==> v34: inputs <==
==> flow/design.v <==
module fullreg #(  parameter N = 16 )(
    input [N-1:0] d,
    output reg [N-1:0] q,
    input clk,
    input en,
    input clr,  
    input rst   
    );
always @(posedge clk,posedge rst) begin
    if(rst)
        q<=0;
    else    
    if(en==1)begin
        if(clr)
            q<=0;
        else
            q<=d;
    end
end
endmodule
module exp_adder_bias (
    input  wire [7:0] exp1,    
    input  wire [7:0] exp2,    
    output wire [7:0] exp_out  
);
    wire [8:0] sum;            
    wire [8:0] sum_minus_bias;
    assign sum = exp1 + exp2;
    assign sum_minus_bias = sum - 9'd127;
    assign exp_out = sum_minus_bias[7:0];
endmodule
module exp_normalizer (
    input  wire        msb_mult,    
    input  wire [7:0]  exp_in,      
    output wire [7:0]  exp_out      
);
    assign exp_out = msb_mult ? (exp_in + 8'd1) : exp_in;
endmodule
module mantissa_normalizer (
    input  wire [47:0] mult_out,    
    output wire [23:0] mant_out     
);
    assign mant_out = mult_out[47] ? 
                      mult_out[47:24] : 
                      mult_out[46:23];
endmodule
module mult24 (
    input  wire [23:0] a,    
    input  wire [23:0] b,    
    output wire [47:0] p     
);
    assign p = $unsigned(a) * $unsigned(b);
endmodule
module fp32mult (
    input  wire [31:0] x1,
    input  wire [31:0] x2,
    input  wire        en,
    input  wire        rst,
    input  wire        clk,
    output wire [31:0] y,
    output wire        ready
);
    wire [31:0] x1_reg;
    wire [31:0] x2_reg;
    fullreg #(32) reg_x1 (.clk(clk), .rst(rst), .clr(1'b0), .en(en), .d(x1), .q(x1_reg));
    fullreg #(32) reg_x2 (.clk(clk), .rst(rst), .clr(1'b0), .en(en), .d(x2), .q(x2_reg));
    wire sign1 = x1_reg[31];
    wire sign2 = x2_reg[31];
    wire [7:0] exp1 = x1_reg[30:23];
    wire [7:0] exp2 = x2_reg[30:23];
    wire [23:0] mant1 = {1'b1, x1_reg[22:0]};  
    wire [23:0] mant2 = {1'b1, x2_reg[22:0]};
    wire sign_result = sign1 ^ sign2;
    wire [7:0] exp_sum;
      wire en_d1;
    wire en_d2;
    exp_adder_bias exp_add_inst (
        .exp1(exp1),
        .exp2(exp2),
        .exp_out(exp_sum)
    );
    wire [47:0] mant_product;
    mult24 mult_inst (
        .a(mant1),
        .b(mant2),
        .p(mant_product)
    );
    wire [7:0] exp_norm;
    exp_normalizer exp_norm_inst (
        .msb_mult(mant_product[47]),
        .exp_in(exp_sum),
        .exp_out(exp_norm)
    );
    wire [23:0] mant_norm;
    mantissa_normalizer mant_norm_inst (
        .mult_out(mant_product),
        .mant_out(mant_norm)
    );
    wire [31:0] result_comb;
    assign result_comb = {sign_result, exp_norm, mant_norm[22:0]};
    fullreg #(32) reg_out (
        .clk(clk),
        .rst(rst),
        .clr(1'b0),
        .en(en_d1),
        .d(result_comb),
        .q(y)
    );
    fullreg #(1) reg_en_stage1 (
        .clk(clk),
        .rst(rst),
        .clr(1'b0),
        .en(1'b1),
        .d(en),
        .q(en_d1)
    );
    fullreg #(1) reg_en_stage2 (
        .clk(clk),
        .rst(rst),
        .clr(1'b0),
        .en(1'b1),
        .d(en_d1),
        .q(en_d2)
    );
    assign ready = en_d2;
endmodule
==> flow/run.sh <==
#!/bin/bash
# the make line also repeats each setting of config.mk as NAME=value (left out here)
make -C /OpenROAD-flow-scripts/flow DESIGN_CONFIG=/design/flow/config.mk WORK_HOME=/design/flow/orfs CLKGATE_MAP_FILE= finish
==> flow/config.mk <==
export PLATFORM = sky130hd
export DESIGN_NAME = fp32mult
export DESIGN_NICKNAME = fp32mult
export VERILOG_FILES = /design/flow/design.v
export SDC_FILE = /design/flow/constraint.sdc
export NUM_CORES = 4
export LEC_CHECK = 0
export CAP_MARGIN = 20
export CORE_MARGIN = 2
export CORE_UTILIZATION = 72
export CTS_CLUSTER_DIAMETER = 396
export CTS_CLUSTER_SIZE = 100
export PLACE_DENSITY_LB_ADDON = 0.08
export SETUP_SLACK_MARGIN = 0.85
export SLEW_MARGIN = 20
==> flow/constraint.sdc <==
create_clock -name core_clock -period 4.24 [get_ports {clk}]
set_input_delay 0.8480 -clock core_clock [delete_from_list [all_inputs] [get_ports {clk}]]
set_output_delay 0.8480 -clock core_clock [all_outputs]
set_load 0.01 [all_outputs]
==> v30 (differences from v34) <==
Settings changed: CORE_UTILIZATION 72 to 50, CTS_CLUSTER_DIAMETER 396 to default, CTS_CLUSTER_SIZE 100 to default, PLACE_DENSITY_LB_ADDON 0.08 to default, SETUP_SLACK_MARGIN 0.85 to default.
==> flow/constraint.sdc (replaced) <==
create_clock -name core_clock -period 8.69 [get_ports {clk}]
set_input_delay 1.7380 -clock core_clock [delete_from_list [all_inputs] [get_ports {clk}]]
set_output_delay 1.7380 -clock core_clock [all_outputs]
set_load 0.01 [all_outputs]
==> v26 (differences from v34) <==
Settings changed: CTS_CLUSTER_DIAMETER 396 to 374, CTS_CLUSTER_SIZE 100 to 99, PLACE_DENSITY from default to 0.36, PLACE_DENSITY_LB_ADDON 0.08 to default, SETUP_SLACK_MARGIN 0.85 to default, TNS_END_PERCENT from default to 5.
==> flow/constraint.sdc (replaced) <==
create_clock -name core_clock -period 5.56 [get_ports {clk}]
set_input_delay 1.1120 -clock core_clock [delete_from_list [all_inputs] [get_ports {clk}]]
set_output_delay 1.1120 -clock core_clock [all_outputs]
set_load 0.01 [all_outputs]
==> results <==
quantity                                                                        v34                       v26          v30
Run status                                                 finished with violations  finished with violations  no timing/DRC/antenna violations
Reasons for failing layout checks                                      setup timing              setup timing            -
Crit-path max FO                                                                  9                        12           24
Final critical path time including I/O delays and setup                     7540 ps                   7070 ps      8250 ps
Least-Margin Pin Slew                                                       1150 ps                   1030 ps      1130 ps
Number of buffers added for setup after CTS                                      51                        37            0
RSZ-0062 raised after global routing                                            yes                       yes           no
Pin count of the biggest net entering global routing                             59                        84           84
Met1 demand-to-capacity share in global routing                               52.9%                     49.8%        34.8%
Metal-1 WL                                                                 24300 um                  22200 um     24200 um
Clock insertion delay at the later pin of the skew report                    370 ps                    360 ps       360 ps
Area of all placed cells without fillers                                27900 sq um               27000 sq um  24600 sq um
Worst-case clock skew                                                       15.1 ps                   14.2 ps      15.9 ps
Wire length of the first global-routing pass                              118000 um                 107000 um     99700 um
Die height                                                                   181 um                    181 um       217 um
Logic area                                                              18200 sq um               18000 sq um  17500 sq um
Final Worst Setup Slack                                                    -3300 ps                  -1510 ps       435 ps
Setup violations, final                                                          31                        31            0
